### flow/design.v
module dec #(parameter w=2)(
	input [w-1:0] s,
	input e,
	output reg [2**w-1:0] o
);
	always @ (*) begin
		o = 0;
		if (e)
  		  o[s] = 1;
	end
endmodule
module rgst #(
	parameter w=8
)(
	input clk, rst_b, ld, clr,
	input [w-1:0] d,
	output reg [w-1:0] q
);
	always @ (posedge clk, negedge rst_b)
		if (!rst_b)			q <= 0;
		else if (clr)			q <= 0;
		else if (ld)			q <= d;
endmodule
module cntr #(parameter w=8)(
	input clk, rst_b,c_up,clr,
	output reg [w-1:0] q
);
	always @ (posedge clk, negedge rst_b)
		if (!rst_b)			q <= 0;
		else if (c_up)			q <= q+1;
		else if (clr)			q <= 0;
endmodule
module pktmux(
  input [63:0] pkt,msg_len,
  input pad_pkt,zero_pkt,mgln_pkt,
  output reg [63:0] o
);
  always @ (*)
    if (pad_pkt == 1)         o=(1<<63);
    else if (zero_pkt == 1)   o=0;
    else if (mgln_pkt == 1)   o=msg_len;
    else                      o=pkt;
endmodule
module regfl(
  input clk,rst_b,we,
  input [2:0] s,
  input [63:0] d,
  output [511:0] q
);
  wire [7:0] dout;
  dec #(.w(3)) inst1(.s(s),.e(we),.o(dout));
  generate
    genvar i;
    for (i=0; i<8; i=i+1) begin:v
      rgst #(.w(64)) gi(.clk(clk),.rst_b(rst_b),.clr(1'b0),.d(d),.ld(dout[i]),
          .q(q[511-i*64:448-i*64]));
    end
  endgenerate
endmodule
module sha2indpath(
  input clk,rst_b,clr,st_pkt,pad_pkt,zero_pkt,mgln_pkt,
  input [63:0] pkt,
  output [2:0] idx,
  output [511:0] blk
);
  wire [63:0] mlen, mout;
  wire [21:0] mlen_r;
  assign mlen = {42'b0, mlen_r};
  pktmux inst1(.pkt(pkt),.pad_pkt(pad_pkt),.zero_pkt(zero_pkt),
      .mgln_pkt(mgln_pkt),.msg_len(mlen),.o(mout));
  regfl inst2(.clk(clk),.rst_b(rst_b),.we(st_pkt),.d(mout),
      .s(idx),.q(blk));
  cntr #(.w(3)) inst3(.clk(clk),.rst_b(rst_b),.clr(clr),.c_up(st_pkt),.q(idx));
  rgst #(.w(22)) inst4(.clk(clk),.rst_b(rst_b),.clr(clr),.q(mlen_r),
      .ld(st_pkt&(~(pad_pkt|zero_pkt|mgln_pkt))),
      .d(mlen_r+22'd64));
endmodule
module sha2inctrl(
  input clk,rst_b,lst_pkt,
  input [2:0] idx,
  output reg st_pkt,pad_pkt,
  output reg zero_pkt,mgln_pkt,
  output reg blk_val,msg_end
);
  localparam START=0,RX_PKT=1,PAD=2,ZERO=3,MGLN=4,MSG_END=5,STOP=6;
  reg [2:0] st,st_nxt;
  always @ (*)
    case(st)
      START,RX_PKT: if (lst_pkt == 0)             st_nxt=RX_PKT;
                    else                          st_nxt=PAD;
      PAD,ZERO:     if (idx == 6)                 st_nxt=MGLN;
                    else                          st_nxt=ZERO;
      MGLN:                                       st_nxt=MSG_END;
      MSG_END,STOP:                               st_nxt=STOP;
      default:                                    st_nxt=STOP;
    endcase
  always @ (*) begin
    blk_val=0;
    msg_end=0;
    st_pkt=0;
    pad_pkt=0;
    zero_pkt=0;
    mgln_pkt=0;
    case(st)
      START: begin
        st_pkt=1; end
      RX_PKT: begin
        st_pkt=1;
        if (idx == 0)
          blk_val=1; end
      PAD: begin
        st_pkt=1;
        pad_pkt=1;
        if (idx == 0)
          blk_val=1; end
      ZERO: begin
        st_pkt=1;
        zero_pkt=1;
        if (idx == 0)
          blk_val=1; end
      MGLN: begin
        st_pkt=1;
        mgln_pkt=1; end
      MSG_END: begin
        blk_val=1;
        msg_end=1; end
    endcase
  end
  always @ (posedge clk, negedge rst_b)
    if (rst_b == 0)                                 st<=START;
    else                                            st<=st_nxt;
endmodule
module sha2in(
  input clk,rst_b,lst_pkt,
  input [63:0] pkt,
  output [511:0] blk,
  output blk_val,msg_end
);
  wire [2:0] idx;
  wire st_pkt,pad_pkt,zero_pkt,mgln_pkt;
  sha2inctrl ctrl(.clk(clk),.rst_b(rst_b),.lst_pkt(lst_pkt),.idx(idx),
      .st_pkt(st_pkt),.pad_pkt(pad_pkt),.zero_pkt(zero_pkt),
      .mgln_pkt(mgln_pkt),.blk_val(blk_val),.msg_end(msg_end));
  sha2indpath dpath(.clk(clk),.rst_b(rst_b),.clr(1'b0),.st_pkt(st_pkt),
      .pad_pkt(pad_pkt),.zero_pkt(zero_pkt),.mgln_pkt(mgln_pkt),
      .pkt(pkt),.idx(idx),.blk(blk));
endmodule
### flow/run.sh
#!/bin/bash
# the make line also repeats each setting of config.mk as NAME=value (left out here)
make -C /OpenROAD-flow-scripts/flow DESIGN_CONFIG=/design/flow/config.mk WORK_HOME=/design/flow/orfs CLKGATE_MAP_FILE= finish
### flow/config.mk
export PLATFORM = sky130hd
export DESIGN_NAME = sha2in
export DESIGN_NICKNAME = sha2in
export VERILOG_FILES = /design/flow/design.v
export SDC_FILE = /design/flow/constraint.sdc
export NUM_CORES = 4
export LEC_CHECK = 0
export CAP_MARGIN = 20
export CORE_MARGIN = 2
export CORE_UTILIZATION = 63
export CTS_CLUSTER_DIAMETER = 56
export CTS_CLUSTER_SIZE = 43
export SETUP_SLACK_MARGIN = 0.58
export SLEW_MARGIN = 20
### flow/constraint.sdc
create_clock -name core_clock -period 2.13 [get_ports {clk}]
set_input_delay 0.4260 -clock core_clock [delete_from_list [all_inputs] [get_ports {clk}]]
set_output_delay 0.4260 -clock core_clock [all_outputs]
set_load 0.01 [all_outputs]
==> run notes, run 1 <==
This memo summarizes the results of the implementation run.

Outcome
The run stopped with a tool error. It got as far as global routing (5_1_grt) and failed there. The first error in the log reads "[ERROR DPL-0038] Utilization greater than 100%, impossible to legalize".

Synth
In this run, the synthesized area fraction spent on AND-OR/OR-AND gates is recorded as 9.95%. For this design, Yosys synthesis ends with a cell count of 1793. Of the total synthesized cell area, the portion taken by full adders, half adders and majority gates is 0.432%. By count the netlist is led by sky130_fd_sc_hd__dfrtp_1, sky130_fd_sc_hd__nand2_1, sky130_fd_sc_hd__o21ai_0. The synthesis report names the predominant flop master as sky130_fd_sc_hd__dfrtp_1.

Of the total synthesized cell area, the portion taken by AND, OR, NAND and NOR gates is 11.0%. The number of nets in the synthesized netlist is 1867. The gate-level netlist out of Yosys references 35 unique cell types. By area the synthesized netlist is led by sky130_fd_sc_hd__dfrtp_1, sky130_fd_sc_hd__o21ai_0, sky130_fd_sc_hd__nand2_1.

By instance count, the leading cell after synthesis is sky130_fd_sc_hd__dfrtp_1. The multiplexer area fraction after synthesis is 7.85%. The synthesized area divided by synthesized cell count is 11.3 sq um. For reference, XOR and XNOR gates occupy 0.735% of the area reported after synthesis. In this run, synthesis inferred 0 flip-flops with an integrated enable. The dominant kind of combinational cell is simple AND/OR/NAND/NOR gates.

The post-synthesis sequential area ratio is 66.3%. The cell type that accounts for the most area after synthesis is sky130_fd_sc_hd__dfrtp_1. The share of the synthesized area in the top cell type is 66.2%. The cell count after synthesis came out at 1793. The post-synthesis instance area is 20300 sq um. The synthesis report gives the async set-or-reset register share as 100%. The synthesis report lists the Yosys warning total as 6. The flop and latch count out of synthesis is 537. After synthesis, the chip area reported by Yosys is 20300 sq um.

Placement
The total of buffers placed on input and output ports is 580. The area of placed instances is 26900 sq um. The detailed placer's ending HPWL is 47100 um. The final weighted congestion recorded by global placement is 0.890.

Floorplan
581 I/O pins were placed. The die area is 33600 sq um. The floorplan die width is 183 um. The number of placement rows is 65. The height of the die is 183 um. The core region is 31600 sq um. The starting utilization of the core area is 64.1%.

Clock tree
Per the CTS log, the maximum H-tree level is 2. Counting along the longest clock path gives a buffer depth of 3. The clock sink count is 537. The clock root buffer is sky130_fd_sc_hd__clkbuf_16. TritonCTS created 36 clock buffers.
==> stage by stage <==
stage               utilization [%]  cells  total power (uW)  worst slack, ns
floorplan                         -   1793             25700            0.235
detailed placement             85.0   2709             37700           0.0119
global placement               85.0   2709             36700            0.104
CTS                            93.3   2828             48900           0.0945
==> timing repair <==
item | CTS
endpoints found under the hold margin | 50
resized | 140
setup buffers | 29
hold buffers | 1
pin swaps | 16
endpoints found under the setup margin | 1039
cloned | 25
==> run 2, diff against run 1 <==
- CORE_UTILIZATION: 63 -> 67
- CTS_CLUSTER_DIAMETER: 56 -> unset
- CTS_CLUSTER_SIZE: 43 -> 37
- SETUP_SLACK_MARGIN: 0.58 -> 0.68
- clock period: 2.13 -> 2.66 ns (I/O delays scaled with it)
==> run 2 against run 1 <==
Net effect: the run fails in clock tree synthesis (4_1_cts); synthesized cell count did not move; die area fell by 5.8%; area after synthesis did not move.
==> run notes, run 2 <==
This memo summarizes the results of the implementation run.

Placement
The detailed placer's ending HPWL is 49100 um. The total of buffers placed on input and output ports is 580. The area of placed instances is 26500 sq um.

The final weighted congestion of routability-driven global placement is 0.902.

Floorplan
The height of the die is 178 um. The floorplan die width is 178 um. The die area is 31700 sq um. The boundary pin count is 581. After floorplanning, the core was divided into 63 placement rows. At the floorplan stage, the core utilization is reported as 68.2%. The floorplan step defined a core boundary enclosing 29700 sq um.

Synth
The multiplexer area fraction after synthesis is 7.85%. In this run the mean area of a mapped cell was 11.3 sq um. The commonest register cell is sky130_fd_sc_hd__dfrtp_1. Counting instances in the post-synthesis netlist gives the leading cell types as sky130_fd_sc_hd__dfrtp_1, sky130_fd_sc_hd__nand2_1, sky130_fd_sc_hd__o21ai_0.

For this design, Yosys synthesis ends with a cell count of 1793. In the synthesized netlist the async set-or-reset flop fraction comes to 100%. By area the synthesized netlist is led by sky130_fd_sc_hd__dfrtp_1, sky130_fd_sc_hd__o21ai_0, sky130_fd_sc_hd__nand2_1. Summed over all instances, the cell type with the most area after synthesis is sky130_fd_sc_hd__dfrtp_1. Yosys printed 6 warnings. The simple logic cell fraction of the synthesized area is 11.0%. The number of library cell types mapped by synthesis is 35. The cell-mix breakdown from Yosys lists the compound-gate area share as 9.95%.

The count of flip-flops with a built-in enable after synthesis is 0. The floorplan net count is 1867. The post-synthesis instance area is 20300 sq um.

For this run, the chip area from Yosys synthesis comes to 20300 sq um. The cell-mix breakdown from Yosys lists the XOR/XNOR area share as 0.735%. Of the synthesized area, sequential elements account for 66.3%. The instance count of the mapped netlist is 1793.

Counting flops and latches in the post-synthesis netlist gives 537. The synthesis stats list as the most numerous cell sky130_fd_sc_hd__dfrtp_1. The dominant kind of combinational cell is simple AND/OR/NAND/NOR gates.

The share of the synthesized area in the top cell type is 66.2%. For reference, full adder, half adder and majority cells occupy 0.432% of the area reported after synthesis.

Outcome
The tool reported: "[ERROR DPL-0038] Utilization greater than 100%, impossible to legalize". The run stopped with a tool error. It got as far as clock tree synthesis (4_1_cts) and failed there.
[run 2: through the flow]
step	instances	setup slack, ns	util (%)	hold WS, ns
floorplan	1793	0.664	-	0.236
global placement	2683	0.419	89.1	0.460
detailed placement	2683	0.257	89.1	0.460
==> run 3, diff against run 2 <==
- ABC_AREA: unset -> 0
- CELL_PAD_IN_SITES_GLOBAL_PLACEMENT: unset -> 0
- CORE_UTILIZATION: 67 -> 70
- CTS_CLUSTER_DIAMETER: unset -> 312
- CTS_CLUSTER_SIZE: 37 -> 49
- GPL_ROUTABILITY_DRIVEN: unset -> 0
- SETUP_SLACK_MARGIN: 0.68 -> unset
- clock period: 2.66 -> 1.84 ns (I/O delays scaled with it)
==> run 3 against run 2 <==
Net effect: the run again fails in clock tree synthesis (4_1_cts); die area shrank 4.2%; area after synthesis is the same; synthesized cell count is the same.
==> run notes, run 3 <==
This memo summarizes the results of the implementation run.

Floorplan
The height of the die is 174 um. The starting utilization of the core area is 70.8%. The boundary pin count is 581. The die area is 30300 sq um.

The floorplan step set the die width to 174 um. The core region is 28600 sq um. Row generation in the floorplan step produced 62 rows.

Placement
The count of buffers added on input and output ports is 580. The wire-length estimate of the detail-placed layout is 55800 um.

Synth
The synthesized-area fraction occupied by xor and xnor cells is 0.735%. The adder and majority gate portion of the synthesized area is 0.432%. The share of the synthesized area in the top cell type is 66.2%.

The largest area contributor in the netlist is sky130_fd_sc_hd__dfrtp_1. Sorting the synthesized cells by how often they occur yields sky130_fd_sc_hd__dfrtp_1, sky130_fd_sc_hd__nand2_1, sky130_fd_sc_hd__o21ai_0. The post-synthesis instance area is 20300 sq um.

Of the post-synthesis cell area, the part taken by muxes is 7.85%. The Yosys chip area is 20300 sq um. The synthesized netlist was found by Yosys to have 1793 cells. The post-synthesis sequential area ratio is 66.3%. The floorplan net count is 1867. After synthesis, the largest family of logic cells by area is simple AND/OR/NAND/NOR gates.

The share of flip-flops with an asynchronous set or reset after synthesis is 100%. The synthesis warning total is 6. The synthesized area divided by synthesized cell count is 11.3 sq um. The instance count of the mapped netlist is 1793. The simple logic cell fraction of the synthesized area is 11.0%.

The predominant post-synthesis flop cell is sky130_fd_sc_hd__dfrtp_1. In this run, synthesis produced a sequential element count of 537. Counting flops with a built-in enable in the synthesized netlist gives 0. The compound-cell area share of the yosys netlist is 9.95%. The main area contributors are sky130_fd_sc_hd__dfrtp_1, sky130_fd_sc_hd__o21ai_0, sky130_fd_sc_hd__nand2_1. The synthesized netlist contains 35 unique library cells. By instance count, the leading cell after synthesis is sky130_fd_sc_hd__dfrtp_1.

Outcome
The flow did not finish. The stage where the flow stopped is clock tree synthesis (4_1_cts). The first error in the log reads "[ERROR DPL-0033] detailed placement checks failed during check placement".
==> run 3: per-stage QoR <==
| stage | power, uW | utilization [%] | setup WS (ns) | area [sq um] | instances |
|---|---|---|---|---|---|
| after floorplan | 29200 | - | -0.0547 | 20300 | 1793 |
| after global placement | 42700 | 94.4 | -0.166 | 27000 | 2715 |
| after detailed placement | 44900 | 94.4 | -0.424 | 27000 | 2715 |
==> run 4, diff against run 3 <==
- ABC_AREA: 0 -> 1
- CAP_MARGIN: 20 -> 5
- CELL_PAD_IN_SITES_GLOBAL_PLACEMENT: 0 -> 1
- CORE_ASPECT_RATIO: unset -> 0.5
- CORE_UTILIZATION: 70 -> 57
- CTS_CLUSTER_DIAMETER: 312 -> 384
- CTS_CLUSTER_SIZE: 49 -> 64
- GPL_ROUTABILITY_DRIVEN: 0 -> unset
- HOLD_SLACK_MARGIN: unset -> -0.07
- SETUP_SLACK_MARGIN: unset -> 0.56
- clock period: 1.84 -> 4.0 ns (I/O delays scaled with it)
==> run 4 against run 3 <==
Net effect: the run fails in global placement (3_3_place_gp); synthesized cell count grew 38%; die area grew 30%; area after synthesis grew 5.9%.
==> run notes, run 4 <==
This memo summarizes the results of the implementation run.

Outcome
The flow did not finish. The stage where the flow stopped is global placement (3_3_place_gp). The tool reported: "[ERROR GPL-0301] Utilization 101.364 % exceeds 100%".

Floorplan
The core area is 37200 sq um. The boundary pin count is 581. The chip occupies 39300 sq um. In the floorplan report the effective utilization is 57.7%. From left edge to right edge, the die measures 278 um. Row generation in the floorplan step produced 50 rows. The height of the die is 141 um.

Synth
The count of flip-flops with a built-in enable after synthesis is 0. After synthesis the netlist holds a flip-flop and latch count of 537. The net count after synthesis is 2545. The share of the synthesized area in the top cell type is 62.5%.

The most frequently used library cell after synthesis is sky130_fd_sc_hd__nand2_1. The predominant post-synthesis flop cell is sky130_fd_sc_hd__dfrtp_1. The yosys cell count is 2471. Ranked by total cell area, the synthesized netlist is headed by sky130_fd_sc_hd__dfrtp_1, sky130_fd_sc_hd__nand2_1, sky130_fd_sc_hd__buf_2. Counting every instance in the synthesized netlist gives 2471. The synthesized netlist has a Yosys-reported chip area of 21500 sq um. In the synthesized netlist the async set-or-reset flop fraction comes to 100%. Summing all multiplexer cells gives an area fraction of 0%. Sequential cells were found to cover 62.6% of the synthesized design area. The compound-cell area share of the yosys netlist is 0.944%. The synthesized area divided by synthesized cell count is 8.68 sq um.

Before any placement, the netlist area is recorded as 21500 sq um. The dominant kind of combinational cell is simple AND/OR/NAND/NOR gates. The synthesized-area fraction occupied by xor and xnor cells is 0.490%. Warnings reported by Yosys during synthesis add up to 6. The adder and majority gate portion of the synthesized area is 0.408%. Of all cell types, the one taking the most synthesized area is sky130_fd_sc_hd__dfrtp_1. The simple logic cell fraction of the synthesized area is 30.3%. Sorting the synthesized cells by how often they occur yields sky130_fd_sc_hd__nand2_1, sky130_fd_sc_hd__dfrtp_1, sky130_fd_sc_hd__inv_1. Yosys mapped the design onto 26 distinct sky130hd cell types.
==> run 5, diff against run 4 <==
- ABC_AREA: 1 -> 0
- CAP_MARGIN: 5 -> 20
- CELL_PAD_IN_SITES_GLOBAL_PLACEMENT: 1 -> 0
- CORE_ASPECT_RATIO: 0.5 -> unset
- CORE_UTILIZATION: 57 -> 63
- CTS_CLUSTER_DIAMETER: 384 -> 312
- CTS_CLUSTER_SIZE: 64 -> 14
- GPL_ROUTABILITY_DRIVEN: unset -> 0
- HOLD_SLACK_MARGIN: -0.07 -> unset
- PLACE_DENSITY: unset -> 0.64
- SETUP_SLACK_MARGIN: 0.56 -> unset
- clock period: 4.0 -> 1.97 ns (I/O delays scaled with it)
==> run 5 against run 4 <==
Net effect: area after synthesis shrank 5.6%; die area decreased by 14%; synthesized cell count is 27% lower; the run fails in global routing (5_1_grt).
==> run notes, run 5 <==
This memo summarizes the results of the implementation run.

Synth
The synthesized area divided by synthesized cell count is 11.3 sq um. Summed over all instances, the cell type with the most area after synthesis is sky130_fd_sc_hd__dfrtp_1. After synthesis, the cell types taking the most area are sky130_fd_sc_hd__dfrtp_1, sky130_fd_sc_hd__o21ai_0, sky130_fd_sc_hd__nand2_1.

Once synthesis finished, the tally of register bits stood at 537. The share of the synthesized area in the top cell type is 66.2%. The Yosys chip area is 20300 sq um. The yosys cell count is 1793.

The post-synthesis instance area is 20300 sq um. Of the total synthesized cell area, the portion taken by XOR and XNOR cells is 0.735%. For this run the top cell type by instance count after synthesis was sky130_fd_sc_hd__dfrtp_1. The synthesis warning total is 6. The share of flip-flops with an asynchronous set or reset after synthesis is 100%. Synthesis produced 1793 cells.

The floorplan net count is 1867. The simple logic cell fraction of the synthesized area is 11.0%. The adder and majority gate portion of the synthesized area is 0.432%. Yosys reports that the most numerous cell types are sky130_fd_sc_hd__dfrtp_1, sky130_fd_sc_hd__nand2_1, sky130_fd_sc_hd__o21ai_0. In the synthesized netlist, mux cells make up 7.85% of the area. In the Yosys report, the sequential cells make up 66.3% of the chip area.

Yosys mapped a number of flops with a built-in enable equal to 0. The predominant post-synthesis flop cell is sky130_fd_sc_hd__dfrtp_1. The dominant kind of combinational cell is simple AND/OR/NAND/NOR gates. The number of library cell types mapped by synthesis is 35. The compound-cell area share of the yosys netlist is 9.95%.

Floorplan
The floorplan die width is 183 um. The vertical die dimension reported for this design is 183 um. Per the OpenROAD floorplan log, the area of the die is 33600 sq um. The core area is 31600 sq um. The number of placement rows is 65.

The boundary pin count is 581. The starting utilization of the core area is 64.1%.

Clock tree
The clock root buffer is sky130_fd_sc_hd__clkbuf_16. No sink is reached through more buffers than the 3 on the longest clock path. The TritonCTS buffer count is 44. The H-tree depth is 2. The tree built by TritonCTS fans out to 537 sinks.

Placement
During placement, the flow inserted port buffers numbering 580. Summed over all nets, the half-perimeter wirelength after detailed placement is 48400 um. The area of placed instances is 27000 sq um.

Outcome
The first error in the log reads "[ERROR GRT-0232] Routing congestion too high. Check the congestion heatmap in the GUI". The flow did not finish. The flow stopped in global routing (5_1_grt).

GRT
Overall routing resource usage recorded by global route was 71.8%. For this run the aggregate overflow at the end of global routing stands at 6.
run 5: routing by layer:
metal  GRT overflow  global-route usage, %
met2              4                   92.4
met5              0                   14.7
met4              2                   73.6
met1              0                   71.2
met3              0                   52.2
run 5: through the flow:
step / instances / worst slack (ns) / power [uW]
3_5_place_dp: 2737 / -0.132 / 41000
3_3_place_gp: 2737 / -0.0317 / 39900
2_1_floorplan: 1793 / 0.00507 / 27200
4_1_cts: 2813 / -0.0521 / 50400
run 5: what timing repair did:
| item | CTS |
|---|---|
| pin swaps | 7 |
| hold buffers | 1 |
| setup endpoints to repair | 242 |
| cloned | 7 |
| setup buffers | 12 |
| endpoints found under the hold margin | 30 |
| gates resized | 39 |
==> run 6, diff against run 5 <==
- ABC_AREA: 0 -> 1
- CELL_PAD_IN_SITES_GLOBAL_PLACEMENT: 0 -> unset
- CORE_UTILIZATION: 63 -> 57
- CTS_CLUSTER_DIAMETER: 312 -> 303
- CTS_CLUSTER_SIZE: 14 -> unset
- GPL_ROUTABILITY_DRIVEN: 0 -> unset
- PLACE_DENSITY: 0.64 -> unset
- clock period: 1.97 -> 1.76 ns (I/O delays scaled with it)
==> run 6 against run 5 <==
Net effect: the layout now fails its checks (setup timing); area after synthesis increased by 5.9%; synthesized cell count is 38% higher; die area grew 17%.
==> run notes, run 6 <==
Purpose: to document the outcome of synthesis and place and route.

Power and ir drop
The total clock network power is 12400 uW. Per report_power, the Combinational row totals 39300 uW. The analysis attributes to cell leakage a power of 0.0192 uW. The portion of total power attributed to combinational logic is 53.7%. The internal portion of total power is 39500 uW. The heaviest power group is combinational logic. The flow reported a cell area power density of 2140 nW/um^2. The fraction of power consumed by the clock network is 16.9%. The peak supply drop is 1.07 mV. Total power for the finished layout comes to 73200 uW.

The proportion of power drawn by flip-flops and latches is 29.4%. The net switching power is 33800 uW. The switching share of total power is 46.1%.

Summed over all sequential cells, the power is 21500 uW.

Synth
In the Yosys report the total cell count is 2471. The commonest cells after synthesis are sky130_fd_sc_hd__nand2_1, sky130_fd_sc_hd__dfrtp_1, sky130_fd_sc_hd__inv_1. For reference, full adder, half adder and majority cells occupy 0.408% of the area reported after synthesis. The commonest register cell is sky130_fd_sc_hd__dfrtp_1. The number of nets handed over by synthesis was 2545. Per the synth log, the flip-flop and latch total comes to 537. After synthesis, the largest area contributor takes up 62.5% of total cell area. The post-synthesis instance area is 21500 sq um. The dominant kind of combinational cell is simple AND/OR/NAND/NOR gates. The post-synthesis sequential area ratio is 62.6%. After technology mapping, the gate count stands at 2471. The synthesis report gives the async set-or-reset register share as 100%. The multiplexer area fraction after synthesis is 0%.

The cell type that accounts for the most area after synthesis is sky130_fd_sc_hd__dfrtp_1. By instance count, the leading cell after synthesis is sky130_fd_sc_hd__nand2_1. The post-synth count of flops with an enable pin is 0.

The compound-cell area share of the yosys netlist is 0.944%. In this run, the synthesized area fraction spent on and/or/nand/nor cells is recorded as 30.3%. The synthesized area divided by synthesized cell count is 8.68 sq um.

The synthesis warning total is 6. The netlist uses 26 different library cells. After Yosys synthesis, XOR and XNOR cells account for 0.490% of the synthesized area. In the synthesis report, Yosys lists the chip area as 21500 sq um. The main area contributors are sky130_fd_sc_hd__dfrtp_1, sky130_fd_sc_hd__nand2_1, sky130_fd_sc_hd__buf_2.

GRT
Entering global routing, the biggest net connects 88 pins. The first global-routing pass estimated 149000 um of wire. The total congestion overflow is 0. The initial antenna violation count is 20. The met3 usage is 26.2%. The routing usage on met1 is 59.7%. Global routing used 53.3% of the available tracks. The global routing stage identified its most utilized layer as met2. Global routing consumed, on the met2 layer, 77.3% of the routing resources. The number of global-route vias before repair is 22.9k.

Clock tree
The deepest clock path buffer count is 3. The number of clock sinks came to 537. Per the CTS log, the root buffer master is sky130_fd_sc_hd__clkbuf_16.

The clock-pin slew on the worst setup and hold paths is 0.08 ns. The H-tree depth is 2. The latest clock arrival within the worst-skew pair is 0.67 ns. The CTS tree is yes. CTS added clock buffers totalling 53.

Placement
The detailed placer's ending HPWL is 53200 um. The buffer_ports step reported a buffer count of 580. Per the placement report, the placed cell count is 3582. Per the gpl log, the routability congestion estimate is 0.911.

Floorplan
The starting utilization of the core area is 57.4%. The overall die size recorded for this design is 39200 sq um. The die is 198 um tall. Per the OpenROAD floorplan log, the area of the core is 37400 sq um. For reference, the placement row count at floorplan is 71. The floorplan die width is 198 um. Pin placement for this block handled 581 I/O pins.

Layout
The final layout report lists a filler cell count of 1454. The number of nets in the final layout is 3346. The non-filler instance count after layout is 3855. The area growth from synthesis to final layout is 59.4%.

Critical path
Walking the worst path, the cells encountered are dlygate4sd2_1. The delay of the slowest cell on the worst path is 0.70 ns. The largest fanout of any net on the critical path is 2. In this design, the largest share of critical-path delay is due to flip-flops. The worst setup path is launched from a register.

The register-to-register setup slack is -0.60 ns. The classification of the worst setup path is reg2out. The count of buffer and inverter cells on the critical path is 1. The most critical setup path has its startpoint at dpath.inst2.v[0].gi.q[41]$_DFFE_PN0P_. Measured in cells, the most critical reg-to-reg path has a length of 10. The timing report shows that the slowest cell on the worst path is sky130_fd_sc_hd__dfrtp_1. STA classifies the critical path endpoint as an output port.

Looking at the reg2reg group, the worst path starts from dpath.inst3.q[1]$_DFFE_PN0P_. The most critical setup path has its endpoint at blk[489]. The worst endpoint required time is 1.41 ns. The STA report counts the stages on the worst setup path as 1.

The data arrival time reported for the critical path is 2.06 ns. The destination of the worst register-to-register timing path is dpath.inst2.v[5].gi.q[52]$_DFFE_PN0P_.

Job
The count of max-cap constraint violations is 0. Summing over the stages, the warning tally comes to 35.

Routing
The via count is 26.0k. The remaining number of nets flagged by the antenna check after routing is 0. The total length of routed wires is 132000 um.

The wire length per cell after detailed routing is 34.2 um. For this block, the initial DRC count from the detailed router was 4867. The post-detailed-route DRC marker count is 0.

The via-per-instance ratio is 6.75. In the log, the iteration count for the first detailed-route pass is 15.

Timing
In the post-route analysis, the smallest setup slack over all paths is -0.650 ns. The hold violation count in the final report is 0. The share of the clock period used by the worst path after layout is 137%. In the final report, the number of endpoints failing setup comes to 585. The highest clock rate is 415 MHz. The worst clock skew on the final layout is 0.0300 ns. The setup TNS after final layout is -135.73 ns.

The shortest clock period the worst path allows after layout is 2.41 ns. The worst-case max-slew headroom was logged as 54.0%. At the pin with the least slew margin, the transition time is 0.693 ns. In the final report, the number of pins over their slew limit comes to 0. Setup repair after global routing could not meet its margin everywhere.

Outcome
The flow ran to the end, but the layout failed its checks. The layout checks failed on setup timing.

Worst hold path
Checking hold timing, the worst path is listed with class in2async.
run 6: per-stage QoR:
stage                     setup slack, ns  cell area, sq um  utilization (%)  hold WS (ns)
after floorplan                   -0.0743             21600                -        0.0564
after global placement            0.00776             28700             76.6         0.228
after detailed placement          -0.0573             28700             76.6         0.222
after CTS                          -0.228             32500             87.0         0.187
after global routing               -0.698             34200             91.4         0.189
final                              -0.650             34200             91.5         0.155
run 6: final cells by class:
type | count | area [sq um] | area share (%)
sequential | 537 | 13400 | 39.3
timing repair buffer | 866 | 9780 | 28.6
multi-input combinational | 1720 | 7990 | 23.4
clock buffer | 86 | 1670 | 4.89
tap | 511 | 639 | 1.87
inverter | 92 | 439 | 1.28
clock inverter | 12 | 141 | 0.413
antenna | 29 | 72.6 | 0.212
timing repair inverter | 2 | 36.3 | 0.106
run 6: repair_timing:
item,CTS,global route
setup endpoints to repair,783,546
cloned,54,22
hold buffers,1,0
hold endpoints to repair,105,0
resized,765,296
pin swaps,55,49
buffers inserted,41,45
run 6: per-layer routing:
metal / part of all wire [%] / vias to the layer above
li1: - / 9118
met1: 28 / 12025
met2: 38 / 3307
met3: 20 / 1542
met4: 13 / 34
met5: 0.99 / -
==> run 7, diff against run 6 <==
- ABC_AREA: 1 -> 0
- CELL_PAD_IN_SITES_GLOBAL_PLACEMENT: unset -> 0
- CORE_UTILIZATION: 57 -> 67
- CTS_CLUSTER_DIAMETER: 303 -> 312
- CTS_CLUSTER_SIZE: unset -> 39
- GPL_ROUTABILITY_DRIVEN: unset -> 0
- SETUP_SLACK_MARGIN: unset -> -0.18
- TNS_END_PERCENT: unset -> 45
- clock period: 1.76 -> 1.82 ns (I/O delays scaled with it)
==> run 7 against run 6 <==
Net effect: the run now fails in global routing (5_1_grt); synthesized cell count shrank 27%; area after synthesis shrank 5.6%; die area fell by 19%.
==> run notes, run 7 <==
This memo summarizes the results of the implementation run.

Synth
In the synthesized netlist, the number of instances is 1793. The cell-mix breakdown from Yosys lists the adder-cell area share as 0.432%. The most frequently used library cell after synthesis is sky130_fd_sc_hd__dfrtp_1. The synthesized area divided by synthesized cell count is 11.3 sq um.

The synthesis run shows the most used standard cells to be sky130_fd_sc_hd__dfrtp_1, sky130_fd_sc_hd__nand2_1, sky130_fd_sc_hd__o21ai_0. The post-synthesis sequential area ratio is 66.3%. Ranked by total cell area, the synthesized netlist is headed by sky130_fd_sc_hd__dfrtp_1, sky130_fd_sc_hd__o21ai_0, sky130_fd_sc_hd__nand2_1. The simple logic cell fraction of the synthesized area is 11.0%.

When the netlist entered floorplanning its net count stood at 1867. The predominant post-synthesis flop cell is sky130_fd_sc_hd__dfrtp_1. After synthesis the netlist holds a flip-flop and latch count of 537. The compound-cell area share of the yosys netlist is 9.95%. Yosys stat counts 1793 cells in the synthesized netlist. Yosys reports that the leading cell type by area covers 66.2% of the netlist area. The Yosys chip area is 20300 sq um. The share of flip-flops with an asynchronous set or reset after synthesis is 100%.

Per the synthesis report, the dominant area consumer among library cells is sky130_fd_sc_hd__dfrtp_1. The multiplexer area fraction after synthesis is 7.85%. The number of library cell types mapped by synthesis is 35. The mapped netlist covers 20300 sq um. The count of flip-flops with a built-in enable after synthesis is 0. The synthesis warning total is 6. Among the non-sequential cells, simple AND/OR/NAND/NOR gates take the most area. The synthesized-area fraction occupied by xor and xnor cells is 0.735%.

Placement
The detailed placer's ending HPWL is 51700 um. The count of buffers added on input and output ports is 580. The area of placed instances is 27000 sq um. The pre-CTS worst setup slack is -0.313 ns.

Clock tree
The number of clock buffers added by TritonCTS is 17. Per the CTS log, the buffer count on the longest clock path is 3. The H-tree depth is 1. The cell sitting at the root of the clock tree is a sky130_fd_sc_hd__clkbuf_16. For this design, the sink count on the clock tree is 537.

Outcome
The tool reported: "[ERROR DPL-0038] Utilization greater than 100%, impossible to legalize". The flow did not finish. The stage where the flow stopped is global routing (5_1_grt).

Floorplan
The die area is 31700 sq um. In this run the horizontal extent of the chip is 178 um. The floorplan has 63 rows. The region available for standard cell placement spans 29700 sq um. The initial utilization of the core area, before any placement, comes to 68.2%. The boundary pin count is 581. The height of the die is 178 um.
run 7: stage by stage:
stage / utilization, % / std cells / setup TNS, ns
after floorplan: - / 1793 / -13.96
after global placement: 91.0 / 2726 / -14.61
after detailed placement: 91.0 / 2726 / -58.85
after CTS: 94.0 / 2767 / -89.61
run 7: what timing repair did:
action                                  CTS
endpoints found under the setup margin  233
cloned                                    7
pin swaps                                 1
hold buffers                              1
setup buffers                            20
hold endpoints to repair                 45
resized                                  66
==> run 8, diff against run 7 <==
- ABC_AREA: 0 -> 1
- CELL_PAD_IN_SITES_GLOBAL_PLACEMENT: 0 -> 1
- CORE_ASPECT_RATIO: unset -> 0.94
- CORE_UTILIZATION: 67 -> 71
- CTS_CLUSTER_SIZE: 39 -> 37
- GPL_ROUTABILITY_DRIVEN: 0 -> 1
- SETUP_SLACK_MARGIN: -0.18 -> unset
- TNS_END_PERCENT: 45 -> unset
- clock period: 1.82 -> 2.91 ns (I/O delays scaled with it)
==> run 8 against run 7 <==
Net effect: the run fails in global placement without I/O (3_1_place_gp_skip_io); die area about the same; area after synthesis up 5.9%; synthesized cell count up 38%.
==> run notes, run 8 <==
This memo summarizes the results of the implementation run.

Synth
The most frequently used library cell after synthesis is sky130_fd_sc_hd__nand2_1. The area recorded from the Yosys report for this design is 21500 sq um. The main area contributors are sky130_fd_sc_hd__dfrtp_1, sky130_fd_sc_hd__nand2_1, sky130_fd_sc_hd__buf_2.

After synthesis the netlist holds a flip-flop and latch count of 537. Per the synthesis report, the simple-gate share of the synthesized area is 30.3%. After Yosys synthesis, AND-OR and OR-AND compound gates account for 0.944% of the synthesized area. Among the non-sequential cells, simple AND/OR/NAND/NOR gates take the most area. The count of flip-flops with a built-in enable after synthesis is 0. The synth_stat.txt file lists the number of cells as 2471. For reference, the top cells by count after synthesis are sky130_fd_sc_hd__nand2_1, sky130_fd_sc_hd__dfrtp_1, sky130_fd_sc_hd__inv_1.

Summing every instance area after synthesis gives 21500 sq um. The multiplexer area fraction after synthesis is 0%. The number of nets in the synthesized netlist is 2545. The largest area contributor in the netlist is sky130_fd_sc_hd__dfrtp_1. The synthesized area divided by synthesized cell count is 8.68 sq um. The most used flip-flop cell after synthesis is sky130_fd_sc_hd__dfrtp_1. Summing the sequential cell areas from Yosys gives 62.6% of the chip area.

The synthesized-area fraction occupied by xor and xnor cells is 0.490%. The warning tally printed by Yosys for this design is 6. Summing the areas of all fa, ha and maj instances in the mapped netlist gives 0.408% of the synthesized area. The share of flip-flops with an asynchronous set or reset after synthesis is 100%. Counting every instance in the synthesized netlist gives 2471. The number of library cell types mapped by synthesis is 26. The share of the synthesized area in the top cell type is 62.5%.

Outcome
The flow did not finish. The first error in the log reads "[ERROR GPL-0301] Utilization 105.671 % exceeds 100%". The flow halted during global placement without I/O (3_1_place_gp_skip_io).

Floorplan
The initial utilization of the core area, before any placement, comes to 72.3%. The core area is 29700 sq um. Per the OpenROAD floorplan log, the width of the die is 183 um. The die is 173 um tall. After floorplanning, the core was divided into 61 placement rows. The chip occupies 31600 sq um.
==> run 9, diff against run 8 <==
- ABC_AREA: 1 -> unset
- CELL_PAD_IN_SITES_GLOBAL_PLACEMENT: 1 -> unset
- CORE_ASPECT_RATIO: 0.94 -> unset
- CORE_UTILIZATION: 71 -> 55
- CTS_CLUSTER_DIAMETER: 312 -> unset
- CTS_CLUSTER_SIZE: 37 -> unset
- GPL_ROUTABILITY_DRIVEN: 1 -> unset
- clock period: 2.91 -> 1.81 ns (I/O delays scaled with it)
==> run 9 against run 8 <==
Net effect: area after synthesis shrank 5.6%; synthesized cell count is 27% lower; the layout now fails its checks (setup timing); die area rose by 21%.
==> run notes, run 9 <==
Purpose: to document the outcome of synthesis and place and route.

Power and ir drop
In this run, power in combinational logic comes to 34100 uW. The total clock network power is 11800 uW. The highest supply drop recorded on VDD is 1.27 mV. Of the total power, the share spent switching nets is 38.7%. The heaviest power group is combinational logic. Per the OpenROAD power report, switching power amounts to 25900 uW. The final power report lists total power as 66800 uW. The portion of total power attributed to combinational logic is 51.0%.

The sequential power is 20900 uW. The power per unit of standard cell area is 2020 nW/um^2. Sequential cells account for 31.3% of the total power. The fraction of power consumed by the clock network is 17.7%. The internal portion of total power is 40900 uW. The static leakage power is 0.0158 uW.

Synth
The synthesis warning total is 6. The dominant kind of combinational cell is simple AND/OR/NAND/NOR gates. Per the synth log, the flip-flop and latch total comes to 537. The multiplexer area fraction after synthesis is 7.85%. For this run, the chip area from Yosys synthesis comes to 20300 sq um.

In this run the biggest area consumer among cell types represents 66.2% of the synthesized area. The count of flip-flops with a built-in enable after synthesis is 0. After synthesis, the share of flip-flops with an asynchronous set or reset is 100%. In this run the cell area of the synthesized design comes to 20300 sq um.

For this run the top cell type by instance count after synthesis was sky130_fd_sc_hd__dfrtp_1. The main area contributors are sky130_fd_sc_hd__dfrtp_1, sky130_fd_sc_hd__o21ai_0, sky130_fd_sc_hd__nand2_1. Sorting the synthesized cells by how often they occur yields sky130_fd_sc_hd__dfrtp_1, sky130_fd_sc_hd__nand2_1, sky130_fd_sc_hd__o21ai_0. The synthesized-area fraction occupied by xor and xnor cells is 0.735%.

The synthesized area divided by synthesized cell count is 11.3 sq um. Sequential cells were found to cover 66.3% of the synthesized design area. The yosys cell count is 1793. In the synthesized netlist the dominant register cell turns out to be sky130_fd_sc_hd__dfrtp_1.

In this run, the synthesized area fraction spent on AND-OR/OR-AND gates is recorded as 9.95%. The largest area contributor in the netlist is sky130_fd_sc_hd__dfrtp_1. The simple logic cell fraction of the synthesized area is 11.0%. The synthesized netlist devotes 0.432% of its cell area to adder and majority cells. The number of nets in the synthesized netlist is 1867. Yosys mapped the design onto 35 distinct sky130hd cell types. Per the post-synthesis report, the number of cells in the design is 1793.

Critical path
The signal on the critical path passes through buf_4 > buf_4 > buf_4 > nor2_2 > o2111ai_4 > buf_12 > buf_16 > o21ai_0. In this run the critical register-to-register path is launched from dpath.inst3.q[0]$_DFFE_PN0P_. The largest fanout of any net on the critical path is 17.

The critical path is of the reg2reg type. In this design, the critical path's most frequently occurring cell is sky130_fd_sc_hd__buf_4. According to the timing report, the critical path is launched from dpath.inst3.q[0]$_DFFE_PN0P_.

The arrival time of data at the critical path endpoint is 2.82 ns. Along the critical path, the tally of buffer and inverter instances is 5. On the critical path the largest part of the delay comes from buffers and inverters. The critical path's slowest stage uses the library cell sky130_fd_sc_hd__o21ai_0.

The register-to-register setup slack is -0.59 ns. The delay of the slowest cell on the worst path is 0.54 ns. The end of the critical path is dpath.inst2.v[0].gi.q[34]$_DFFE_PN0P_. STA classifies the critical path startpoint as a register.

The critical path runs through a total of 8 cells. The kind of end point of the critical path is a register. Logic depth along the worst register-to-register path is recorded as 8. The OpenROAD report gives the critical path a required time of 2.24 ns. The destination of the worst register-to-register timing path is dpath.inst2.v[0].gi.q[34]$_DFFE_PN0P_.

Clock tree
TritonCTS built the clock tree. The H-tree depth is 2. Clock tree synthesis found a total of 537 sinks. In this run, CTS created clock tree buffers numbering 54. No sink is reached through more buffers than the 3 on the longest clock path. The clock-pin slew on the worst setup and hold paths is 0.07 ns. The clock root buffer is sky130_fd_sc_hd__clkbuf_16. At the later pin of the worst-skew pair, clock insertion delay measures 0.63 ns.

Routing
The detail route stage leaves a number of antenna-violating nets equal to 0. The total length of routed wires is 91200 um. For this run, design rule violations remaining after detail routing come to 0. The wire length per cell after detailed routing is 29.9 um. The violation count after the first detailed-routing iteration is 1514. The iteration count of the initial detailed-routing pass is 5. The via count is 18.9k. The routed design shows a via density per instance of 6.20.

Layout
After routing the design area is 33100 sq um. After the last flow step, the layout net total stands at 2607. The area growth from synthesis to final layout is 63.2%.

The finished layout holds 3051 standard cells, fillers aside.

Timing
The final timing summary puts the cycle share of the worst path at 132%. In the final run the clock tree shows a worst skew of 0.0324 ns. The slew of the pin with the lowest slew margin is 0.634 ns. The worst hold slack is 0.245 ns.

Setup repair after global routing could not meet its margin everywhere. The critical path in the final layout is reported with a setup slack of -0.586 ns. The hold violation count in the final report is 0. The headroom to the max-slew limit is 57.3%. The final timing report lists a max-slew violation count of 0. The total setup violations reported at the end of the flow is 857. The shortest clock period the worst path allows after layout is 2.40 ns. The highest clock rate is 417 MHz.

Placement
The cell count after placement is 2821. Timing analysis after detailed placement gives a worst setup slack of -0.153 ns. The detailed placer's ending HPWL is 47000 um.

The placement report lists the number of port buffers as 580. The final weighted congestion of routability-driven global placement is 0.887. The area of placed instances is 27500 sq um.

Floorplan
The number of placement rows is 70. The boundary pin count is 581. Per the OpenROAD floorplan log, the area of the die is 38400 sq um. The share of the core area taken by cells at floorplan is 55.6%. The floorplan step defined a core boundary enclosing 36400 sq um. The height of the die is 196 um.

In this run the horizontal extent of the chip is 196 um.

Outcome
The flow ran to the end, but the layout failed its checks. The layout checks failed on setup timing.

GRT
The wire length of the first global-routing pass is 109000 um. The total overflow left after global routing is 0. The total global routing track utilization is 38.0%. The initial antenna violation count was 6. The number of global-route vias before repair came to 17.4k. The pin count of the biggest net entering global routing is 72.

Job
The count of max-cap constraint violations is 0. The count of warning messages emitted by the tools is 34.

Worst hold path
The class of the tightest hold or removal check is in2async.
run 9: final cells by class:
cell class                 count  area [sq um]
clock inverter                17           166
timing repair buffer         797          9250
antenna                        7          17.5
sequential                   537         13400
tap                          468           586
clock buffer                  82          1690
multi-input combinational   1104          7770
inverter                      39           149
fill                        1418          3370
run 9: stage by stage:
step | util, % | setup TNS [ns]
CTS | 84.7 | -77.91
finish | 90.8 | -130.48
detailed placement | 75.5 | -24.13
floorplan | - | -5.06
global route | 90.7 | -156.04
global placement | 75.5 | -10.61
run 9: per-layer routing:
metal | GRT usage (%) | wire (um)
met5 | 0 | 0
met4 | 19.5 | 7310
met2 | 64.1 | 43400
met1 | 45.0 | 30000
met3 | 10.4 | 10500
run 9: timing repair:
item,in CTS,in global routing
endpoints found under the setup margin,953,858
cloned,29,44
setup buffers,42,26
hold buffers,1,0
endpoints found under the hold margin,77,0
resized,368,524
pin swaps,25,87
==> run 10, diff against run 9 <==
- ABC_AREA: unset -> 0
- CELL_PAD_IN_SITES_GLOBAL_PLACEMENT: unset -> 0
- CORE_UTILIZATION: 55 -> 68
- CTS_CLUSTER_DIAMETER: unset -> 312
- CTS_CLUSTER_SIZE: unset -> 37
- GPL_ROUTABILITY_DRIVEN: unset -> 0
- HOLD_SLACK_MARGIN: unset -> 0.3
- SETUP_SLACK_MARGIN: unset -> -0.18
- clock period: 1.81 -> 1.97 ns (I/O delays scaled with it)
==> run 10 against run 9 <==
Net effect: the flow now stops in global routing (5_1_grt); synthesized cell count did not move; die area shrank 19%; area after synthesis unchanged.
==> run notes, run 10 <==
This memo summarizes the results of the implementation run.

Outcome
The flow did not finish. The stage where the flow stopped is global routing (5_1_grt). The tool reported: "[ERROR GRT-0232] Routing congestion too high. Check the congestion heatmap in the GUI".

Placement
The placed instances occupy a cell area of 26900 sq um. Summed over all nets, the half-perimeter wirelength after detailed placement is 51800 um. The pre-CTS worst setup slack is -0.125 ns.

The total of buffers placed on input and output ports is 580.

Clock tree
In this run the clock root is driven by a sky130_fd_sc_hd__clkbuf_16. The deepest clock path buffer count is 3. Clock tree synthesis inserted a total of 18 buffers. The clock sink count is 537. Per the CTS log, the maximum H-tree level is 1.

Synth
The synthesis warning total is 6. Yosys reports that the most numerous cell types are sky130_fd_sc_hd__dfrtp_1, sky130_fd_sc_hd__nand2_1, sky130_fd_sc_hd__o21ai_0. In the synthesized netlist the dominant register cell turns out to be sky130_fd_sc_hd__dfrtp_1. The gate-level netlist out of Yosys references 35 unique cell types. The simple logic cell fraction of the synthesized area is 11.0%. The share of the synthesized area in the top cell type is 66.2%. The instance count of the mapped netlist is 1793. The synthesized design contains 0 enable-type register cells. The main area contributors are sky130_fd_sc_hd__dfrtp_1, sky130_fd_sc_hd__o21ai_0, sky130_fd_sc_hd__nand2_1. After synthesis, the largest family of logic cells by area is simple AND/OR/NAND/NOR gates.

The post-synthesis instance area is 20300 sq um. The yosys cell count is 1793. For this run the top cell type by instance count after synthesis was sky130_fd_sc_hd__dfrtp_1. The post-synthesis sequential area ratio is 66.3%.

The flop and latch count out of synthesis is 537. After synthesis, the share of cell area in mux cells is 7.85%. The share of flip-flops with an asynchronous set or reset after synthesis is 100%. A synthesized cell averages 11.3 sq um. The largest area contributor in the netlist is sky130_fd_sc_hd__dfrtp_1. The floorplan net count is 1867. In this run, the synthesized area fraction spent on xor and xnor cells is recorded as 0.735%. Of the total synthesized cell area, the portion taken by AND-OR and OR-AND cells is 9.95%. Per the synthesis report, the adder-cell share of the synthesized area is 0.432%.

The chip area line in the Yosys stat output reads 20300 sq um.

GRT
The total congestion overflow is 6. Summed over all routing layers, the global router reports a total usage of 71.6%.

Floorplan
The boundary pin count is 581. The total area inside the core boundary comes to 29500 sq um. The floorplan step set the die width to 177 um. Before placement the cells fill 68.7% of the core. The die area is 31200 sq um. Per the OpenROAD floorplan log, the height of the die is 177 um. The number of placement rows is 63.
==> run 10: timing repair <==
item	4_1_cts
cloned	5
hold endpoints to repair	536
hold buffers	3
setup buffers	4
pin swaps	1
resized	21
endpoints found under the setup margin	64
==> run 10: metal layers <==
metal	GRT usage [%]	overflow
met1	70.9	0
met2	91.6	0
met5	6.57	0
met3	52.6	0
met4	75.0	6
==> run 10: metrics by stage <==
stage | instances | total power, uW
after global placement | 2719 | 39500
after detailed placement | 2719 | 41200
after floorplan | 1793 | 27100
after CTS | 2756 | 47300
==> run 11, diff against run 10 <==
- ABC_AREA: 0 -> unset
- CAP_MARGIN: 20 -> 0
- CELL_PAD_IN_SITES_DETAIL_PLACEMENT: unset -> 2
- CELL_PAD_IN_SITES_GLOBAL_PLACEMENT: 0 -> unset
- CORE_MARGIN: 2 -> 3
- CORE_UTILIZATION: 68 -> 50
- CTS_CLUSTER_DIAMETER: 312 -> unset
- CTS_CLUSTER_SIZE: 37 -> 21
- GPL_ROUTABILITY_DRIVEN: 0 -> 1
- GPL_TIMING_DRIVEN: unset -> 1
- HOLD_SLACK_MARGIN: 0.3 -> unset
- PLACE_DENSITY_LB_ADDON: unset -> 0.23
- SETUP_SLACK_MARGIN: -0.18 -> -0.24
- TNS_END_PERCENT: unset -> 5
- clock period: 1.97 -> 2.48 ns (I/O delays scaled with it)
==> run 11 against run 10 <==
Net effect: the run fails in detailed placement (3_5_place_dp); die area is 38% higher; area after synthesis stayed put; synthesized cell count stayed put.
==> run notes, run 11 <==
This memo summarizes the results of the implementation run.

Synth
After synthesis, the netlist uses 35 different library cells. The cell count after synthesis came out at 1793. The synthesis run shows the most used standard cells to be sky130_fd_sc_hd__dfrtp_1, sky130_fd_sc_hd__nand2_1, sky130_fd_sc_hd__o21ai_0. The flop and latch count out of synthesis is 537. According to the Yosys statistics, the synthesized design has a chip area of 20300 sq um. The yosys cell count is 1793. Yosys mapped a number of flops with a built-in enable equal to 0. The post-synthesis instance area is 20300 sq um. The synthesis stats list as the most numerous cell sky130_fd_sc_hd__dfrtp_1. The adder and majority gate portion of the synthesized area is 0.432%. The synthesis warning total is 6. In the Yosys report, the sequential cells make up 66.3% of the chip area.

The multiplexer area fraction after synthesis is 7.85%. The simple logic cell fraction of the synthesized area is 11.0%. In the post-synthesis netlist, the biggest area contributors are sky130_fd_sc_hd__dfrtp_1, sky130_fd_sc_hd__o21ai_0, sky130_fd_sc_hd__nand2_1. The synthesized-area fraction occupied by xor and xnor cells is 0.735%.

Yosys reported that registers with async set or reset make up 100%. The dominant kind of combinational cell is simple AND/OR/NAND/NOR gates. The predominant post-synthesis flop cell is sky130_fd_sc_hd__dfrtp_1. Per the post-synthesis stats, the area per cell is 11.3 sq um. The floorplan net count is 1867. The compound-cell area share of the yosys netlist is 9.95%. Per the synthesis report, the dominant area consumer among library cells is sky130_fd_sc_hd__dfrtp_1. The share of synthesized area in the top cell type comes to 66.2%.

Placement
Input and output buffers added on the ports amount to 580. Per the gpl log, the routability congestion estimate is 0.840.

Floorplan
The chip occupies 43000 sq um. The boundary pin count is 581. The die is 207 um tall. The floorplan die width is 207 um. The number of placement rows is 73. The core region is 39900 sq um. The starting utilization of the core area is 50.8%.

Outcome
The stage where the run came to a stop is detailed placement (3_5_place_dp). The run stopped with a tool error. The tool reported: "[ERROR DPL-0033] detailed placement checks failed during check placement".
==> run 11: metrics by stage <==
step | power [uW] | std cells | instance area [sq um] | setup WS [ns]
floorplan | 21500 | 1793 | 20300 | 0.350
global placement | 31100 | 2822 | 26700 | 0.230
==> run 12, diff against run 11 <==
- ABC_AREA: unset -> 0
- CAP_MARGIN: 0 -> 20
- CELL_PAD_IN_SITES_DETAIL_PLACEMENT: 2 -> unset
- CELL_PAD_IN_SITES_GLOBAL_PLACEMENT: unset -> 0
- CORE_MARGIN: 3 -> 2
- CORE_UTILIZATION: 50 -> 61
- CTS_CLUSTER_DIAMETER: unset -> 312
- CTS_CLUSTER_SIZE: 21 -> 14
- GPL_ROUTABILITY_DRIVEN: 1 -> 0
- GPL_TIMING_DRIVEN: 1 -> unset
- PLACE_DENSITY: unset -> 0.64
- PLACE_DENSITY_LB_ADDON: 0.23 -> unset
- SETUP_SLACK_MARGIN: -0.24 -> unset
- TNS_END_PERCENT: 5 -> unset
- clock period: 2.48 -> 1.99 ns (I/O delays scaled with it)
==> run 12 against run 11 <==
Net effect: synthesized cell count is the same; die area decreased by 19%; area after synthesis unchanged; now fails the layout checks on setup timing.
==> run notes, run 12 <==
Purpose: to document the outcome of synthesis and place and route.

Outcome
The run finished, with violations left. In this run the layout check failures are setup timing.

Power and ir drop
Of the total power, combinational logic draws 47.7%. The internal portion of total power is 31300 uW. The fraction of power consumed by the clock network is 15.8%. The worst VDD IR drop from the latest analysis is 1.24 mV. The total clock network power is 7920 uW. The power report puts the net switching power at 18800 uW. The heaviest power group is combinational logic.

The sequential power is 18300 uW. The power attributed to combinational cells is 23900 uW. The report lists the power per cell area as 1740 nW/um^2. The static leakage power is 0.0133 uW. The proportion of power drawn by flip-flops and latches is 36.5%. The switching share of total power is 37.5%.

Critical path
Looking at the setup timing report, the critical path kind is reg2reg. The kind of end point of the critical path is a register. The kind of cell adding the most delay to the critical path is AND-OR/OR-AND gates.

The register-to-register setup slack is -0.12 ns. The cell sequence reported for the critical path is inv_2 > ha_4 > ha_4 > buf_6 > inv_4 > o2111ai_4 > buf_12 > o21ai_0. The slowest stage of the critical path is the sky130_fd_sc_hd__o21ai_0 cell. STA lists the startpoint of the worst register-to-register path as dpath.inst3.q[1]$_DFFE_PN0P_. The arrival time of data at the critical path endpoint is 2.50 ns. The count of buffer and inverter cells on the critical path is 4.

Looking at the critical path, the highest net fanout was 66. The total number of cells along the worst setup path is 8. Per the timing report, the most critical flop-to-flop path finishes at dpath.inst2.v[0].gi.q[37]$_DFFE_PN0P_.

Per STA, the library cell used most along the worst path is sky130_fd_sc_hd__ha_4. The critical path starts at dpath.inst3.q[1]$_DFFE_PN0P_. The worst endpoint required time is 2.38 ns. STA classifies the critical path startpoint as a register. The depth of the worst register-to-register path is 8.

In this run the worst setup path terminates at dpath.inst2.v[0].gi.q[37]$_DFFE_PN0P_. The delay of the slowest cell on the worst path is 0.46 ns.

Clock tree
The root buffer cell chosen for the clock tree is sky130_fd_sc_hd__clkbuf_16. CTS built an H-tree with a depth of 2. CTS reports a maximum clock tree buffer depth of 3. The clock-pin slew on the worst setup and hold paths is 0.07 ns.

The TritonCTS buffer count is 44. The clock reaches the later pin of the worst-skew pair after 0.55 ns. The clock sink count is 537. The CTS tree is yes.

Synth
The chip area line in the Yosys stat output reads 20300 sq um. Post-synth the commonest register cell is sky130_fd_sc_hd__dfrtp_1. The yosys cell count is 1793. Yosys reports that the most numerous cell types are sky130_fd_sc_hd__dfrtp_1, sky130_fd_sc_hd__nand2_1, sky130_fd_sc_hd__o21ai_0. The post-synthesis cell type with the largest instance count is sky130_fd_sc_hd__dfrtp_1. For reference, the mux area share after synthesis is 7.85%. Ranked by total cell area, the synthesized netlist is headed by sky130_fd_sc_hd__dfrtp_1, sky130_fd_sc_hd__o21ai_0, sky130_fd_sc_hd__nand2_1. The post-synthesis sequential area ratio is 66.3%. sky130_fd_sc_hd__dfrtp_1 takes more of the synthesized area than any other cell. The share of the synthesized area in the top cell type is 66.2%. The synthesized-area fraction occupied by xor and xnor cells is 0.735%.

The flop and latch count out of synthesis is 537. Counting flops with a built-in enable in the synthesized netlist gives 0. The synthesized area divided by synthesized cell count is 11.3 sq um. When the netlist entered floorplanning its net count stood at 1867. Of all flip-flops after synthesis, the portion carrying an async set or reset was 100%.

The post-synthesis instance area is 20300 sq um. Of the total synthesized cell area, the portion taken by AND-OR and OR-AND cells is 9.95%. By area, the combinational part of the netlist is dominated by simple AND/OR/NAND/NOR gates.

The number of library cell types mapped by synthesis is 35. The cell-mix breakdown from Yosys lists the simple-gate area share as 11.0%. Synthesis produced a netlist whose cell count is 1793. The synthesis log from Yosys contains 6 warnings. The adder and majority gate portion of the synthesized area is 0.432%.

Routing
The wire length per cell after detailed routing is 25.4 um. For this run, design rule violations remaining after detail routing come to 0. Per the detail_route report, the via count comes to 17.0k. The via-per-instance ratio is 5.92. The iteration count recorded for the first detailed-route pass is 5. In the post-route report, total wirelength is listed as 72900 um. The violation count after the first detailed-routing iteration is 1597. Once detail routing completed, the nets flagged for antenna violations numbered 0.

Timing
Setup repair after global routing could not meet its margin everywhere. The hold violation count in the final report is 0. The shortest clock period the worst path allows after layout is 2.11 ns. The worst clock skew on the final layout is 0.0219 ns.

The setup slack after layout is -0.119 ns. The final report lists the setup-violating endpoint count as 11. The transition time recorded at the tightest slew-check pin is 0.570 ns. The final timing report lists a max-slew violation count of 0.

In this build the clock could be raised as far as 474 MHz. The setup TNS after final layout is -0.267 ns. In the finished design, the share of the clock period the worst path needs comes to 106%. The headroom to the max-slew limit is 62.0%.

Floorplan
The core area is 32600 sq um. The die area is 34700 sq um. For this design the top-level I/O count stands at 581. Measured along the y axis, the die boundary spans 186 um. The number of placement rows is 66. The starting utilization of the core area is 62.1%. From left edge to right edge, the die measures 186 um.

GRT
The number of global-route vias before repair is 16.8k. The first global-routing pass estimated 103000 um of wire. The pin count of the biggest net entering global routing is 78.

The initial antenna violation count is 12. The total global routing track utilization is 39.9%. Recorded from the global router log, the overflow total was 0.

Placement
In this run the tool buffered the top-level ports with 580 buffer cells. At the placement stage, the worst setup path has a slack of -0.0306 ns. Summed over all nets, the half-perimeter wirelength after detailed placement is 48600 um.

Job
OpenROAD emitted warnings numbering 35. The run reported a max-capacitance violation count of 0.

Layout
The number of nets in the final layout is 2475. The area growth from synthesis to layout is 42.5%. The core occupancy in the finished layout is 88.5%.

Worst hold path
STA reports the tightest min-delay check as being of type in2async.
## run 12: area by class of cell
type	count	area (sq um)
timing repair buffer	675	7280
fill	1470	3740
clock inverter	3	28.8
inverter	39	149
sequential	537	13400
antenna	12	30.0
multi-input combinational	1104	6240
clock buffer	54	1160
tap	442	553
## run 12: timing repair
item	4_1_cts	5_1_grt
endpoints found under the setup margin	107	213
cloned	1	13
gates resized	15	65
buffers inserted	0	9
hold buffers	1	0
pin swaps	1	6
hold endpoints to repair	27	0
## run 12: routing by layer
metal	global-route usage, %	vias to the layer above	share of wire [%]
met3	14.0	253	11
li1	-	7150	-
met5	0	-	0
met1	46.9	8571	34
met2	63.9	990	49
met4	23.5	0	6.8
## run 12: per-stage QoR
step | cells | hold WS [ns] | power, uW | cell area, sq um
after floorplan | 1793 | 0.102 | 26900 | 20300
after global placement | 2773 | 0.294 | 39300 | 27100
after detailed placement | 2773 | 0.296 | 40300 | 27100
after CTS | 2832 | 0.341 | 48500 | 28300
after global routing | 2866 | 0.367 | 52300 | 28900
final | 2866 | 0.349 | 50100 | 28900
==> run 13, diff against run 12 <==
- ABC_AREA: 0 -> unset
- CELL_PAD_IN_SITES_GLOBAL_PLACEMENT: 0 -> unset
- CORE_UTILIZATION: 61 -> 72
- CTS_CLUSTER_DIAMETER: 312 -> 393
- CTS_CLUSTER_SIZE: 14 -> 99
- GPL_ROUTABILITY_DRIVEN: 0 -> unset
- PLACE_DENSITY: 0.64 -> unset
- clock period: 1.99 -> 2.0 ns (I/O delays scaled with it)
==> run 13 against run 12 <==
Net effect: the run now fails in clock tree synthesis (4_1_cts); area after synthesis stayed put; die area decreased by 15%; synthesized cell count unchanged.
==> run notes, run 13 <==
This memo summarizes the results of the implementation run.

Outcome
The flow did not finish. The flow stopped in clock tree synthesis (4_1_cts). The first error in the log reads "[ERROR DPL-0038] Utilization greater than 100%, impossible to legalize".

Synth
The compound-cell area share of the yosys netlist is 9.95%. The multiplexer area fraction after synthesis is 7.85%. The simple logic cell fraction of the synthesized area is 11.0%.

The synthesized design contains 537 register bits. Sorting the Yosys area breakdown by cell type puts at the top sky130_fd_sc_hd__dfrtp_1. The post-synth count of flops with an enable pin is 0. The post-synthesis instance area is 20300 sq um. The post-synthesis sequential area ratio is 66.3%.

The synthesis report names the predominant flop master as sky130_fd_sc_hd__dfrtp_1. Counting flops with an async set or reset pin after synthesis yields a share of 100%. The synthesis warning total is 6.

Counting instances in the post-synthesis netlist gives the leading cell types as sky130_fd_sc_hd__dfrtp_1, sky130_fd_sc_hd__nand2_1, sky130_fd_sc_hd__o21ai_0. The synthesized area divided by synthesized cell count is 11.3 sq um. The instance count of the mapped netlist is 1793.

The number of library cell types mapped by synthesis is 35. The post-synthesis cell type with the largest instance count is sky130_fd_sc_hd__dfrtp_1. The synthesized-area fraction occupied by xor and xnor cells is 0.735%.

In this run, the synthesized area fraction spent on adder and majority cells is recorded as 0.432%. Grouping non-sequential cells by family puts the most area in simple AND/OR/NAND/NOR gates. The share of the synthesized area in the top cell type is 66.2%. In the post-synthesis netlist, the biggest area contributors are sky130_fd_sc_hd__dfrtp_1, sky130_fd_sc_hd__o21ai_0, sky130_fd_sc_hd__nand2_1.

The floorplan net count is 1867. The synthesized netlist was found by Yosys to have 1793 cells. The area recorded from the Yosys report for this design is 20300 sq um.

Placement
During placement, the flow inserted port buffers numbering 580. The final weighted congestion of routability-driven global placement is 0.918. The pre-CTS worst setup slack is -0.333 ns. The detailed placer's ending HPWL is 58700 um.

Floorplan
The chip occupies 29500 sq um. Before placement the cells fill 73.0% of the core. The die is 172 um wide. The floorplan report gives the top-level pin count as 581.

The number of placement rows is 61. In this run the vertical extent of the chip is 172 um. According to the floorplan report, the placeable core area is 27800 sq um.
[run 13: metrics by stage]
stage	TNS, ns	hold slack (ns)	cells	total power (uW)	instance area [sq um]
after detailed placement	-26.66	0.344	2695	41400	26800
after floorplan	0	0.104	1793	26800	20300
after global placement	-1.31	0.341	2695	38900	26800
==> run 14, diff against run 13 <==
- CORE_UTILIZATION: 72 -> 40
- CTS_CLUSTER_DIAMETER: 393 -> unset
- CTS_CLUSTER_SIZE: 99 -> unset
- SETUP_SLACK_MARGIN: unset -> -0.31
- clock period: 2.0 -> 3.16 ns (I/O delays scaled with it)
==> run 14 against run 13 <==
Net effect: the layout now fails its checks (hold timing); synthesized cell count unchanged; area after synthesis unchanged; die area increased by 78%.
==> run notes, run 14 <==
Purpose: to document the outcome of synthesis and place and route.

Outcome
The run finished, with violations left. The reasons given for failing layout checks are hold timing.

Layout
The area taken by sequential standard cells is reported as 13400 sq um. At the end of the flow, the number of nets in the layout was 2426. The core occupancy in the finished layout is 57.5%. The area growth from synthesis to final layout is 42.1%. The non-filler instance count after layout is 3069.

For the completed layout, the total cell area is recorded as 28800 sq um. The number of inserted filler cells in the final layout is 4347. The multi-input logic area is 6140 sq um.

Timing
Across the routed clock network, the largest skew measured is 0.0116 ns. Hold-check failures listed in the final report amount to 2. The total setup violations reported at the end of the flow is 0. The worst hold slack is -0.0181 ns.

The share of the clock period used by the worst path after layout is 97.1%. The setup TNS after final layout is 0 ns. Measured against its own limit, the worst slew margin works out to 45.8%. Subtracting the final worst setup slack from the clock period gives 3.07 ns.

For the pin with the worst max-slew slack, the measured transition is 0.805 ns. The final max-slew violation count recorded for this run is 0.

Clock tree
The TritonCTS buffer count is 56. The CTS tree is yes. Looking at the clock tree report, the root buffer type is sky130_fd_sc_hd__clkbuf_16. Counting along the longest clock path gives a buffer depth of 3. At the later pin of the worst-skew pair, clock insertion delay measures 0.59 ns.

The count of hold-fix buffers inserted at cts is 0. For reference, the clock transition at the flip-flops on the worst setup and hold paths is 0.07 ns. The H-tree was split into 2 levels. The number of gates resized after CTS was 0. After clock tree synthesis, the setup repair step added 0 buffers.

Routing
The violation count after the first detailed-routing iteration is 810. The detailed router reports a met3 wire length of 5250 um. The highest metal layer with signal wires is met4. For this sky-water flow run, the detailed-routed wirelength per cell is reported as 21.3 um.

The remaining number of nets flagged by the antenna check after routing is 0. Wire segments on met2 add up to 30700 um in the final route. The via count is 15.1k. The iteration count of the initial detailed-routing pass is 7. The via-per-instance ratio is 4.91.

The final layout contains routed wiring with a total length of 65300 um.

Placement
The total of buffers placed on input and output ports is 580. The area of placed instances is 26900 sq um. The cell count after placement is 2966. The detailed placer's ending HPWL is 45500 um.

Synth
Counting every net in the synthesized netlist gives 1867. The predominant post-synthesis flop cell is sky130_fd_sc_hd__dfrtp_1. The Yosys chip area is 20300 sq um. Summed over all instances, the cell type with the most area after synthesis is sky130_fd_sc_hd__dfrtp_1. In this run, synthesis produced a sequential element count of 537. The synthesis warning total is 6. The cell-mix breakdown from Yosys lists the simple-gate area share as 11.0%. The count of flip-flops with a built-in enable after synthesis is 0. The post-synthesis instance area is 20300 sq um. Of all flip-flops after synthesis, the portion carrying an async set or reset was 100%. After technology mapping, the gate count stands at 1793. The post-synthesis cell type with the largest instance count is sky130_fd_sc_hd__dfrtp_1.

The adder and majority gate portion of the synthesized area is 0.432%. Counting instances in the post-synthesis netlist gives the leading cell types as sky130_fd_sc_hd__dfrtp_1, sky130_fd_sc_hd__nand2_1, sky130_fd_sc_hd__o21ai_0. The compound-cell area share of the yosys netlist is 9.95%. The cell-mix breakdown from Yosys lists the XOR/XNOR area share as 0.735%.

The dominant kind of combinational cell is simple AND/OR/NAND/NOR gates. The synthesized area divided by synthesized cell count is 11.3 sq um. The main area contributors are sky130_fd_sc_hd__dfrtp_1, sky130_fd_sc_hd__o21ai_0, sky130_fd_sc_hd__nand2_1.

The share of the synthesized area in the top cell type is 66.2%.

Power and ir drop
Summed over all nets, the switching power comes to 11100 uW. Power attributed to combinational cells is 13400 uW. The analysis attributes to cell leakage a power of 0.0130 uW. The internal portion of total power is 20500 uW. The clock network power reported by the tool is 6910 uW. The power report shows net switching accounting for 35.1% of the total. In this run the VDD rail shows a maximum IR drop of 0.741 mV.

The design draws 31600 uW. The share of total power dissipated in the clock network is 21.9%. Dividing total power by cell area gives a power density of 1100 nW/um^2.

Critical path
The cell repeated most along the worst path is sky130_fd_sc_hd__ha_1. The report lists the cells along the critical path as inv_1 > ha_1 > ha_1 > o21ai_0 > nand2b_1 > clkdlybuf4s50_1. The worst endpoint required time is 2.53 ns. The depth of the worst register-to-register path is 7. The register-to-register setup slack is 0.58 ns.

Per the timing report, the most critical flop-to-flop path originates at dpath.inst3.q[0]$_DFFE_PN0P_. The worst setup path is launched from a register. The slowest stage of the critical path belongs to the cell sky130_fd_sc_hd__clkdlybuf4s50_1. In this run the number of cells on the critical path is 6. The classification of the worst setup path is reg2out. The destination of the worst register-to-register timing path is dpath.inst2.v[2].gi.q[23]$_DFFE_PN0P_. STA classifies the critical path endpoint as an output port. The delay of the slowest cell on the worst path is 0.55 ns. The count of buffer and inverter cells on the critical path is 2.

The data arrival time reported for the critical path is 2.44 ns.

Job
The count of max-cap constraint violations is 0. Warnings raised by the tools during the run amount to 30.

Floorplan
The height of the die is 229 um. The floorplan die width is 229 um. The core area is 50100 sq um. The die area is 52500 sq um. The boundary pin count is 581.

GRT
Global routing finished with a remaining overflow of 0. The wire length of the first global-routing pass is 98700 um. The pin count of the biggest net entering global routing is 98. The number of global-route vias before repair is 15.3k. The total global routing track utilization is 24.8%.

Worst hold path
The path class of the tightest hold or removal check is in2async.
run 14: area by class of cell:
class                           instances  area share (%)
Sequential cell                       537            46.7
Tap cell                              672            2.92
Multi-Input combinational cell       1104            21.3
Timing Repair Buffer                  614            21.8
Clock buffer                           74            5.56
Antenna cell                            6          0.0521
Inverter                               39           0.508
Clock inverter                         23            1.13
run 14: through the flow:
stage | worst slack [ns] | hold slack [ns]
after floorplan | 1.03 | 0.336
after global placement | 0.665 | 0.460
after detailed placement | 0.622 | 0.458
after CTS | 0.0913 | 0.0147
after global routing | -0.0132 | 0.00620
final | 0.0909 | -0.0181
run 14: per-layer routing:
| metal | GRT usage (%) | vias up |
|---|---|---|
| met5 | 0 | - |
| met4 | 9.72 | 0 |
| met3 | 7.78 | 108 |
| met2 | 39.7 | 502 |
| met1 | 31.4 | 7424 |
| li1 | - | 7030 |
Power is estimated from default activity; no workload was simulated.
